==> ember <==
==> flow/design.v <==
`timescale 1ns / 1ps
module fir_7_7(
    input clk,
    input rst,
    input [7:0] weight_data,
    input [2:0] weight_idx,
    input weight_valid,
    output weight_ready,
    input [7:0] input_data,
    input input_valid,
    output input_ready,
    output [15:0] output_data,
    input output_ready,
    output output_valid 
    );
    reg i_ready;
    reg w_ready;
    assign input_ready = i_ready;
    assign weight_ready = w_ready;
    wire [15:0] products [6:0];
    wire [15:0] sums [ 5:0];
    reg [7:0] inputs [6:0];
    reg [7:0] weights [6:0];
    reg [15:0] result;
    assign output_data = result;
    reg output_valid_delay;
    reg output_valid_r;
    assign output_valid = output_valid_r;
    always@(posedge clk)
    begin
        if(input_valid & input_ready)
            output_valid_delay <= 1;
        else
            output_valid_delay <= 0;
        output_valid_r <= output_valid_delay;
    end
    always@(posedge clk)
    begin
        if(rst)
        begin
            inputs[0] <= 0;
            inputs[1] <= 0;
            inputs[2] <= 0;
            inputs[3] <= 0;
            inputs[4] <= 0;
            inputs[5] <= 0;
            inputs[6] <= 0;
            weights[0] <= 0;
            weights[1] <= 0;
            weights[2] <= 0;
            weights[3] <= 0;
            weights[4] <= 0;
            weights[5] <= 0;
            weights[6] <= 0;
            result <= 0;
            i_ready <= 0;
            w_ready <= 0;
        end else begin
            i_ready <= 1;
            w_ready <= 1;
            if(weight_ready & weight_valid)begin
                weights[weight_idx] <= weight_data;
            end
            if(input_valid & input_ready)begin
                inputs[0] <= input_data;
                inputs[1] <= inputs[0];
                inputs[2] <= inputs[1];
                inputs[3] <= inputs[2];
                inputs[4] <= inputs[3];
                inputs[5] <= inputs[4];
                inputs[6] <= inputs[5];
            end
            if(output_valid & output_ready)begin
                result <= sums[5];
            end
        end
    end
    multiplier m0(inputs[0], weights[0], products[0]);
    multiplier m1(inputs[1], weights[1], products[1]);
    multiplier m2(inputs[2], weights[2], products[2]);
    multiplier m3(inputs[3], weights[3], products[3]);
    multiplier m4(inputs[4], weights[4], products[4]);
    multiplier m5(inputs[5], weights[5], products[5]);
    multiplier m6(inputs[6], weights[6], products[6]);
    adder a0(products[0], products[1], sums[0]);
    adder a1(products[2], products[3], sums[1]);
    adder a2(products[4], products[5], sums[2]);
    adder a3(products[6], sums[0], sums[3]);
    adder a4(sums[1], sums[2], sums[4]);
    adder a5(sums[3], sums[4], sums[5]);
endmodule
module adder(
    input [15:0] addend1,
    input [15:0] addend2,
    output [15:0] sum
    );
    assign sum = addend1 + addend2;
endmodule
module multiplier(
    input [7:0] weight_data,
    input [7:0] input_data,
    output [15:0] product
    );
    assign product = weight_data * input_data;
endmodule
==> flow/run.sh <==
#!/bin/bash
# the make line also repeats each setting of config.mk as NAME=value (left out here)
make -C /OpenROAD-flow-scripts/flow DESIGN_CONFIG=/design/flow/config.mk WORK_HOME=/design/flow/orfs CLKGATE_MAP_FILE= finish
==> flow/config.mk <==
export PLATFORM = sky130hd
export DESIGN_NAME = fir_7_7
export DESIGN_NICKNAME = fir_7_7
export VERILOG_FILES = /design/flow/design.v
export SDC_FILE = /design/flow/constraint.sdc
export NUM_CORES = 4
export LEC_CHECK = 0
export CAP_MARGIN = 20
export CELL_PAD_IN_SITES_DETAIL_PLACEMENT = 0
export CORE_ASPECT_RATIO = 0.56
export CORE_MARGIN = 2
export CORE_UTILIZATION = 27
export CTS_CLUSTER_DIAMETER = 201
export CTS_CLUSTER_SIZE = 100
export HOLD_SLACK_MARGIN = 0.04
export MAX_ROUTING_LAYER = met4
export MIN_ROUTING_LAYER = met1
export PLACE_DENSITY_LB_ADDON = 0.14
export SETUP_SLACK_MARGIN = 0.69
export SLEW_MARGIN = 20
export TNS_END_PERCENT = 50
==> flow/constraint.sdc <==
create_clock -name core_clock -period 9.79 [get_ports {clk}]
set_input_delay 1.9580 -clock core_clock [delete_from_list [all_inputs] [get_ports {clk}]]
set_output_delay 1.9580 -clock core_clock [all_outputs]
set_load 0.01 [all_outputs]
==> inputs of indigo, as changes to ember <==
==> flow/config.mk (replaced) <==
export PLATFORM = sky130hd
export DESIGN_NAME = fir_7_7
export DESIGN_NICKNAME = fir_7_7
export VERILOG_FILES = /design/flow/design.v
export SDC_FILE = /design/flow/constraint.sdc
export NUM_CORES = 4
export LEC_CHECK = 0
export ABC_AREA = 0
export CAP_MARGIN = 20
export CORE_MARGIN = 2
export CORE_UTILIZATION = 70
export CTS_CLUSTER_SIZE = 73
export SETUP_SLACK_MARGIN = 1.08
export SLEW_MARGIN = 20
==> flow/constraint.sdc (replaced) <==
create_clock -name core_clock -period 4.19 [get_ports {clk}]
set_input_delay 0.8380 -clock core_clock [delete_from_list [all_inputs] [get_ports {clk}]]
set_output_delay 0.8380 -clock core_clock [all_outputs]
set_load 0.01 [all_outputs]
==> inputs of nickel, as changes to ember <==
==> flow/config.mk (replaced) <==
export PLATFORM = sky130hd
export DESIGN_NAME = fir_7_7
export DESIGN_NICKNAME = fir_7_7
export VERILOG_FILES = /design/flow/design.v
export SDC_FILE = /design/flow/constraint.sdc
export NUM_CORES = 4
export LEC_CHECK = 0
export ABC_AREA = 1
export CAP_MARGIN = 15
export CORE_MARGIN = 2
export CORE_UTILIZATION = 70
export SETUP_SLACK_MARGIN = -0.31
export SLEW_MARGIN = 20
==> flow/constraint.sdc (replaced) <==
create_clock -name core_clock -period 5.78 [get_ports {clk}]
set_input_delay 1.1560 -clock core_clock [delete_from_list [all_inputs] [get_ports {clk}]]
set_output_delay 1.1560 -clock core_clock [all_outputs]
set_load 0.01 [all_outputs]
==> results <==
                                                                       indigo                    nickel              ember
Status                                                finished with violations  finished with violations  no timing/DRC/antenna violations
Layout check failures                                     negative setup slack      negative setup slack                  -
Global placer's final weighted congestion                                 1.00                      1.01              0.861
Area taken by flip-flops and latches                                3120 sq um                3120 sq um         3100 sq um
Number of global-route vias before repair                                16600                     17800              14400
Number of cells upsized or downsized after cts                              71                        61                  0
Beginning of the critical path                                   weights[1][4]             weights[3][4]       inputs[0][3]
Wire length of the first global-routing pass                          91100 um                  93600 um           99500 um
Biggest power consumer among the groups                      the clock network       combinational cells  the clock network
Met3 track demand over resource in global routing                        6.94%                     7.67%              3.35%
Yosys Chip Area                                                    19900 sq um               20800 sq um        19900 sq um
Reg2Reg Depth                                                               22                        26                 21
Final-layout setup total negative slack                              -32.97 ns                 -10.49 ns               0 ns
Time the worst path needs with I/O delays and setup                    7.01 ns                   6.84 ns            7.62 ns
Pin count of the biggest net entering global routing                        57                        58                 58
Sw Share                                                                 27.7%                     43.5%              30.9%
Utilization after layout                                                 84.6%                     81.3%              30.1%
Number of distinct library cells after synthesis                            40                        33                 40
Worst Tran Pin Value                                                  0.821 ns                  0.888 ns            1.09 ns
Max stage delay cell, worst path                                          fa_1                      fa_1            dfxtp_1
Final worst path period share                                             167%                      118%              77.8%
No activity file was given, so power comes from the tool's default toggle rates.
